==> fjord <==
// mac_demo
module mac_demo(input    clk, 
           input    reset, 
           input    ena,
   	   input    signed [16-1 : 0] k,
           input    signed [16-1 : 0] x,   
           output   signed [2 * 16 - 1 : 0] acc_out
          ) ;
           wire     signed [2 * 16 - 1 : 0] p ;
           wire     signed [2 * 16 - 1 : 0] acc_in ;
   multiplier  #(.width(16)) mult_0(.multiplicand(k),
                                          .multiplier(x),
                       			  .product(p)
                			  ) ;
   adder     #(.width(2*16)) add_0(.a(p),
                			 .b(acc_out),
                			 .sum(acc_in)
               				) ;
   accumulator  #(.width(2*16))  acc_0(.clk(clk),
                   			     .reset(reset),
                   			     .ena(ena),
                   			     .acc_in(acc_in),
                   			     .acc_out(acc_out)
                   			) ;
endmodule
==> flow/config.mk <==
export PLATFORM = sky130hd
export DESIGN_NAME = mac_demo
export DESIGN_NICKNAME = mac_demo
export VERILOG_FILES = /design/flow/design.v
export SDC_FILE = /design/flow/constraint.sdc
export NUM_CORES = 4
export LEC_CHECK = 0
export CAP_MARGIN = 20
export CORE_MARGIN = 2
export CORE_UTILIZATION = 72
export CTS_CLUSTER_DIAMETER = 36
export CTS_CLUSTER_SIZE = 50
export HOLD_SLACK_MARGIN = -0.09
export PLACE_DENSITY = 0.35
export SLEW_MARGIN = 20
==> flow/constraint.sdc <==
create_clock -name core_clock -period 6.58 [get_ports {clk}]
set_input_delay 1.3160 -clock core_clock [delete_from_list [all_inputs] [get_ports {clk}]]
set_output_delay 1.3160 -clock core_clock [all_outputs]
set_load 0.01 [all_outputs]
run.sh (not shown) runs the stock make flow with config.mk's settings and CLKGATE_MAP_FILE=.
==> tundra (differences from fjord) <==
CORE_UTILIZATION = 68   (was 72)
CTS_CLUSTER_DIAMETER = 42   (was 36)
CTS_CLUSTER_SIZE = not set   (was 50)
HOLD_SLACK_MARGIN = not set   (was -0.09)
PLACE_DENSITY = not set   (was 0.35)
==> flow/constraint.sdc (replaced) <==
create_clock -name core_clock -period 6.45 [get_ports {clk}]
set_input_delay 1.2900 -clock core_clock [delete_from_list [all_inputs] [get_ports {clk}]]
set_output_delay 1.2900 -clock core_clock [all_outputs]
set_load 0.01 [all_outputs]
==> comparison table <==
quantity                                                                              tundra                       fjord
Status                                                            complete, but fails checks  complete, but fails checks
Layout check failures                                                   negative setup slack        negative setup slack
Met1 Use GR                                                                            43.8%                       47.9%
DIE WIDTH                                                                             137 um                      133 um
Comb/total area                                                                        69.5%                       69.5%
Via density                                                                             5.66                        6.28
Delay contributed by the slowest stage of the critical path                          0.57 ns                     0.55 ns
Detailed-routing iteration count for the pre-antenna-repair pass                           7                           9
Setup Buffers After CTS                                                                   23                          28
Data required, critical path                                                         6.62 ns                     6.81 ns
Rel. slew slack                                                                        49.2%                       52.1%
Hold Path Sink                                                              acc_0.acc_out[4]           acc_0.acc_out[25]
Well Taps                                                                                225                         220
Fin nets                                                                                1954                        1963
Slew at the pin closest to its max-slew limit                                       0.762 ns                    0.718 ns
Signal buffers share of area                                                           14.9%                       15.1%
Crit path from                                                                          x[3]                        x[2]

========
==> run Z: inputs <==
==> flow/design.v <==
module multiplier  #(parameter width = 16)
   ( input    signed  [width-1 : 0] multiplicand,
     input    signed  [width-1 : 0] multiplier,   
     output   signed  [2 * width - 1 : 0] product
   ) ;
   assign  product = multiplicand * multiplier ;
endmodule
module  adder  #(parameter width = 32)  
		( input   signed [width-1 : 0] a ,
		  input   signed [width-1 : 0] b , 
		  output  signed [width-1 : 0] sum
		) ;
    assign   sum = a + b ;
endmodule
module accumulator #(parameter width = 32) 
	(input    clk,
     	 input    ena,
         input    reset,
         input	  signed [width - 1 : 0] acc_in,
   	 output   reg signed [width - 1 : 0] acc_out
	) ;
   always @(posedge clk) begin
      if (reset)  acc_out <= 0 ;
      else if (ena) acc_out <= acc_in ;
   end
endmodule
module mac_demo(input    clk, 
           input    reset, 
           input    ena,
   	   input    signed [16-1 : 0] k,
           input    signed [16-1 : 0] x,   
           output   signed [2 * 16 - 1 : 0] acc_out
          ) ;
           wire     signed [2 * 16 - 1 : 0] p ;
           wire     signed [2 * 16 - 1 : 0] acc_in ;
   multiplier  #(.width(16)) mult_0(.multiplicand(k),
                                          .multiplier(x),
                       			  .product(p)
                			  ) ;
   adder     #(.width(2*16)) add_0(.a(p),
                			 .b(acc_out),
                			 .sum(acc_in)
               				) ;
   accumulator  #(.width(2*16))  acc_0(.clk(clk),
                   			     .reset(reset),
                   			     .ena(ena),
                   			     .acc_in(acc_in),
                   			     .acc_out(acc_out)
                   			) ;
endmodule
==> flow/run.sh <==
#!/bin/bash
# the make line also repeats each setting of config.mk as NAME=value (left out here)
make -C /OpenROAD-flow-scripts/flow DESIGN_CONFIG=/design/flow/config.mk WORK_HOME=/design/flow/orfs CLKGATE_MAP_FILE= finish
==> flow/config.mk <==
export PLATFORM = sky130hd
export DESIGN_NAME = mac_demo
export DESIGN_NICKNAME = mac_demo
export VERILOG_FILES = /design/flow/design.v
export SDC_FILE = /design/flow/constraint.sdc
export NUM_CORES = 4
export LEC_CHECK = 0
export CAP_MARGIN = 20
export CORE_ASPECT_RATIO = 0.98
export CORE_MARGIN = 2
export CORE_UTILIZATION = 72
export CTS_CLUSTER_DIAMETER = 137
export CTS_CLUSTER_SIZE = 67
export GPL_ROUTABILITY_DRIVEN = 1
export GPL_TIMING_DRIVEN = 1
export MAX_ROUTING_LAYER = met4
export PLACE_DENSITY_LB_ADDON = 0.01
export SETUP_SLACK_MARGIN = -0.19
export SLEW_MARGIN = 35
export TNS_END_PERCENT = 60
==> flow/constraint.sdc <==
create_clock -name core_clock -period 6.3 [get_ports {clk}]
set_input_delay 1.2600 -clock core_clock [delete_from_list [all_inputs] [get_ports {clk}]]
set_output_delay 1.2600 -clock core_clock [all_outputs]
set_load 0.01 [all_outputs]
==> run K (differences from run Z) <==
==> flow/config.mk (replaced) <==
export PLATFORM = sky130hd
export DESIGN_NAME = mac_demo
export DESIGN_NICKNAME = mac_demo
export VERILOG_FILES = /design/flow/design.v
export SDC_FILE = /design/flow/constraint.sdc
export NUM_CORES = 4
export LEC_CHECK = 0
export ABC_AREA = 1
export CAP_MARGIN = 20
export CORE_ASPECT_RATIO = 1.35
export CORE_MARGIN = 2
export CORE_UTILIZATION = 67
export CTS_CLUSTER_DIAMETER = 268
export CTS_CLUSTER_SIZE = 95
export PLACE_DENSITY = 0.4
export SLEW_MARGIN = 20
==> run D (differences from run Z) <==
==> flow/config.mk (replaced) <==
export PLATFORM = sky130hd
export DESIGN_NAME = mac_demo
export DESIGN_NICKNAME = mac_demo
export VERILOG_FILES = /design/flow/design.v
export SDC_FILE = /design/flow/constraint.sdc
export NUM_CORES = 4
export LEC_CHECK = 0
export CAP_MARGIN = 20
export CORE_ASPECT_RATIO = 0.54
export CORE_MARGIN = 2
export CORE_UTILIZATION = 58
export GPL_ROUTABILITY_DRIVEN = 0
export GPL_TIMING_DRIVEN = 1
export MAX_ROUTING_LAYER = met4
export PLACE_DENSITY_LB_ADDON = 0.22
export SETUP_SLACK_MARGIN = -0.19
export SLEW_MARGIN = 35
export TNS_END_PERCENT = 40
==> flow/constraint.sdc (replaced) <==
create_clock -name core_clock -period 6.16 [get_ports {clk}]
set_input_delay 1.2320 -clock core_clock [delete_from_list [all_inputs] [get_ports {clk}]]
set_output_delay 1.2320 -clock core_clock [all_outputs]
set_load 0.01 [all_outputs]
==> results <==
item                                                                                  run D                           run Z                           run K
Run status                                                                  failed layout checks            failed layout checks            failed layout checks
Violated checks                                                                setup timing                    setup timing                    setup timing
Count of inverters other than clock inverters in the layout                             341                             341                             539
Share of the core filled with cells                                                  74.14%                          92.03%                          90.17%
Tally of filler cells in the layout                                                   1,407                             610                             830
Final worst hold slack                                                            0.5051 ns                       0.5284 ns                       0.5718 ns
Syn avg cell area                                                                9.221 um^2                      9.221 um^2                      7.618 um^2
Worst R2R End                                                acc_0.acc_out[26]$_SDFFE_PP0P_  acc_0.acc_out[22]$_SDFFE_PP0P_  acc_0.acc_out[29]$_SDFFE_PP0P_
Worst Setup Slack, final                                                         -0.4894 ns                      -0.5390 ns                      -0.4166 ns
Launch instance of the worst min-delay path                  acc_0.acc_out[15]$_SDFFE_PP0P_  acc_0.acc_out[25]$_SDFFE_PP0P_   acc_0.acc_out[3]$_SDFFE_PP0P_
Post-synthesis simple-gate area fraction                                             14.45%                          14.45%                          17.50%
Overall fraction of global-route tracks in use                                       35.35%                          43.09%                          43.85%
Area fraction of the dominant cell type after synthesis                              48.58%                          48.58%                          45.46%
Compound-gate portion of the synthesized area                                        6.425%                          6.425%                          3.844%
Synthesized instance count                                                            1,305                           1,305                           1,688
Hold Crit Endpoint                                           acc_0.acc_out[15]$_SDFFE_PP0P_  acc_0.acc_out[25]$_SDFFE_PP0P_   acc_0.acc_out[3]$_SDFFE_PP0P_
Setup total negative slack                                                        -5.420 ns                       -5.463 ns                       -3.244 ns
Wire length of the first global-routing pass                                      56,150 um                       57,190 um                       66,670 um

========
==> trial 26: inputs <==
// mac_demo: RTL as listed in full above, without the edits since
==> flow/config.mk <==
export PLATFORM = sky130hd
export DESIGN_NAME = mac_demo
export DESIGN_NICKNAME = mac_demo
export VERILOG_FILES = /design/flow/design.v
export SDC_FILE = /design/flow/constraint.sdc
export NUM_CORES = 4
export LEC_CHECK = 0
export CAP_MARGIN = 15
export CELL_PAD_IN_SITES_DETAIL_PLACEMENT = 2
export CELL_PAD_IN_SITES_GLOBAL_PLACEMENT = 2
export CORE_ASPECT_RATIO = 1.1
export CORE_MARGIN = 2
export CORE_UTILIZATION = 40
export CTS_CLUSTER_DIAMETER = 289
export CTS_CLUSTER_SIZE = 41
export MAX_ROUTING_LAYER = met4
export SETUP_SLACK_MARGIN = 1.95
export SLEW_MARGIN = 20
==> flow/constraint.sdc <==
create_clock -name core_clock -period 7.0 [get_ports {clk}]
set_input_delay 1.4000 -clock core_clock [delete_from_list [all_inputs] [get_ports {clk}]]
set_output_delay 1.4000 -clock core_clock [all_outputs]
set_load 0.01 [all_outputs]
==> build 10: changes against trial 26 <==
==> flow/config.mk (replaced) <==
export PLATFORM = sky130hd
export DESIGN_NAME = mac_demo
export DESIGN_NICKNAME = mac_demo
export VERILOG_FILES = /design/flow/design.v
export SDC_FILE = /design/flow/constraint.sdc
export NUM_CORES = 4
export LEC_CHECK = 0
export CAP_MARGIN = 20
export CORE_MARGIN = 2
export CORE_UTILIZATION = 71
export CTS_CLUSTER_DIAMETER = 39
export CTS_CLUSTER_SIZE = 28
export SLEW_MARGIN = 20
==> flow/constraint.sdc (replaced) <==
create_clock -name core_clock -period 3.68 [get_ports {clk}]
set_input_delay 0.7360 -clock core_clock [delete_from_list [all_inputs] [get_ports {clk}]]
set_output_delay 0.7360 -clock core_clock [all_outputs]
set_load 0.01 [all_outputs]
==> build 61: changes against trial 26 <==
==> flow/config.mk (replaced) <==
export PLATFORM = sky130hd
export DESIGN_NAME = mac_demo
export DESIGN_NICKNAME = mac_demo
export VERILOG_FILES = /design/flow/design.v
export SDC_FILE = /design/flow/constraint.sdc
export NUM_CORES = 4
export LEC_CHECK = 0
export CAP_MARGIN = 20
export CORE_MARGIN = 2
export CORE_UTILIZATION = 46
export SLEW_MARGIN = 20
==> flow/constraint.sdc (replaced) <==
create_clock -name core_clock -period 6.89 [get_ports {clk}]
set_input_delay 1.3780 -clock core_clock [delete_from_list [all_inputs] [get_ports {clk}]]
set_output_delay 1.3780 -clock core_clock [all_outputs]
set_load 0.01 [all_outputs]
==> trial 42: changes against trial 26 <==
==> flow/config.mk (replaced) <==
export PLATFORM = sky130hd
export DESIGN_NAME = mac_demo
export DESIGN_NICKNAME = mac_demo
export VERILOG_FILES = /design/flow/design.v
export SDC_FILE = /design/flow/constraint.sdc
export NUM_CORES = 4
export LEC_CHECK = 0
export ABC_AREA = 1
export CAP_MARGIN = 15
export CELL_PAD_IN_SITES_DETAIL_PLACEMENT = 2
export CELL_PAD_IN_SITES_GLOBAL_PLACEMENT = 2
export CORE_ASPECT_RATIO = 0.86
export CORE_MARGIN = 2
export CORE_UTILIZATION = 40
export CTS_CLUSTER_DIAMETER = 289
export CTS_CLUSTER_SIZE = 86
export MAX_ROUTING_LAYER = met4
export SETUP_SLACK_MARGIN = 1.95
export SLEW_MARGIN = 20
==> comparison table <==
	trial 26	trial 42	build 61	build 10
Post-synthesis cell area	12,000 sq um	12,900 sq um	12,000 sq um	12,000 sq um
Yosys cell count	1,305	1,688	1,305	1,305
Beginning of the worst hold path	acc_0.acc_out[4]	-	acc_0.acc_out[15]	-
TritonCTS clock tree	done	-	done	-
Count of unique library cells instantiated by Yosys	59	34	59	59
Result of the run	finished with violations	stopped before the end	finished with violations	stopped before the end
Stage where the flow stopped	-	clock tree synthesis (4_1_cts)	-	global routing (5_1_grt)
Violated checks	negative setup slack	-	negative setup slack	-
Initial Utilization	40.7%	40.9%	46.6%	72.6%
Detailed-routing iteration count for the pre-antenna-repair pass	5	-	5	-
Area-dominant class	logic gates	-	logic gates	-
Source of the critical timing path	k[11]	-	x[11]	-
Arrival time of the worst setup path	7.44 ns	-	7.06 ns	-
Post-layout worst setup margin	-0.217 ns	-	-0.00168 ns	-
Worst rel slew slack	46.7%	-	51.3%	-

========
==> try-pepper: inputs <==
RTL: the design.v shown in full above, as it stands there.
==> flow/config.mk <==
export PLATFORM = sky130hd
export DESIGN_NAME = mac_demo
export DESIGN_NICKNAME = mac_demo
export VERILOG_FILES = /design/flow/design.v
export SDC_FILE = /design/flow/constraint.sdc
export NUM_CORES = 4
export LEC_CHECK = 0
export CAP_MARGIN = 20
export CORE_MARGIN = 2
export CORE_UTILIZATION = 40
export SLEW_MARGIN = 20
==> flow/constraint.sdc <==
create_clock -name core_clock -period 7.0 [get_ports {clk}]
set_input_delay 1.4000 -clock core_clock [delete_from_list [all_inputs] [get_ports {clk}]]
set_output_delay 1.4000 -clock core_clock [all_outputs]
set_load 0.01 [all_outputs]
==> try-zinc (differences from try-pepper) <==
CORE_UTILIZATION = 72   (was 40)
CTS_CLUSTER_DIAMETER = 396   (was unset)
CTS_CLUSTER_SIZE = 95   (was unset)
PLACE_DENSITY = 0.36   (was unset)
==> flow/constraint.sdc (replaced) <==
create_clock -name core_clock -period 5.93 [get_ports {clk}]
set_input_delay 1.1860 -clock core_clock [delete_from_list [all_inputs] [get_ports {clk}]]
set_output_delay 1.1860 -clock core_clock [all_outputs]
set_load 0.01 [all_outputs]
==> notes <==
try-zinc finished with setup timing left. try-pepper ran to the end with no violations.
Critical path depth: try-pepper is lower than try-zinc (1).
Non-clock buffer count: try-zinc is higher than try-pepper (17).
Of try-zinc and try-pepper, try-zinc has the higher hold slack (gap 0.0011 ns).
Of try-pepper and try-zinc, try-pepper has the higher clock-buffer cell count (gap 1).
Utilization: try-zinc is higher than try-pepper (43 points).
Register-to-register slack: try-pepper is better than try-zinc (1.3 ns).
Flip-flop count is the same in try-pepper and try-zinc.
In try-zinc the die size is smaller than in try-pepper, by 44%.
In try-zinc the cell count is smaller than in try-pepper, by about 8%.
In try-zinc the clock skew is higher than in try-pepper, by 0.0062 ns.

========
==> 10-28 <==
RTL: the design.v shown in full above, as it stands there.
==> flow/config.mk <==
export PLATFORM = sky130hd
export DESIGN_NAME = mac_demo
export DESIGN_NICKNAME = mac_demo
export VERILOG_FILES = /design/flow/design.v
export SDC_FILE = /design/flow/constraint.sdc
export NUM_CORES = 4
export LEC_CHECK = 0
export CAP_MARGIN = 20
export CORE_MARGIN = 2
export CORE_UTILIZATION = 72
export CTS_CLUSTER_SIZE = 79
export HOLD_SLACK_MARGIN = -0.09
export PLACE_DENSITY_LB_ADDON = 0.29
export SLEW_MARGIN = 20
export TNS_END_PERCENT = 5
==> flow/constraint.sdc <==
create_clock -name core_clock -period 6.52 [get_ports {clk}]
set_input_delay 1.3040 -clock core_clock [delete_from_list [all_inputs] [get_ports {clk}]]
set_output_delay 1.3040 -clock core_clock [all_outputs]
set_load 0.01 [all_outputs]
==> 07-13 (differences from 10-28) <==
Settings changed: CORE_MARGIN 2 to 9, CORE_UTILIZATION 72 to 63, CTS_CLUSTER_SIZE 79 to not set, HOLD_SLACK_MARGIN -0.09 to not set, PLACE_DENSITY_LB_ADDON 0.29 to not set.
==> flow/constraint.sdc (replaced) <==
create_clock -name core_clock -period 7.0 [get_ports {clk}]
set_input_delay 1.4000 -clock core_clock [delete_from_list [all_inputs] [get_ports {clk}]]
set_output_delay 1.4000 -clock core_clock [all_outputs]
set_load 0.01 [all_outputs]
==> run summary <==
impl run done, here's what came out: status=complete, no violations, Row Count=about 50, Post-layout nets=approximately 1,900, fin util=0.778, met2 wire length=16.0 mm, Hold WS=around 480 ps, GP Congestion=just under 0.9, Final HPWL DP=26.5 mm, first-pass GRT wire length=50.8 mm, setup bufs post-CTS=16, DP Cell Count=roughly 1,700, Cell Count, Final, Fillers Out=~1,700, Tap Count=~230, Log Warnings=30, die width=around 160 um, gr usage total=0.265, final WL=between 30 and 40 mm
The numbers above come from 07-13.

==> run summary <==
impl run done, here's what came out: status=finished with violations, Cell Count, Final, Fillers Out=1,738, fin util=0.899, final WL=47.8 mm, final-report setup violation count=20, Failed Checks=setup timing, Tap Count=around 220, Post-layout nets=~1,900, Row Count=around 47, first-pass GRT wire length=65.0 mm, die width=roughly 130 um, final worst slack=-1170 ps, Log Warnings=29, met2 wire length=around 21 mm, GP Congestion=~0.95, Final HPWL DP=28.5 mm, gr usage total=0.487
The numbers above come from 10-28.

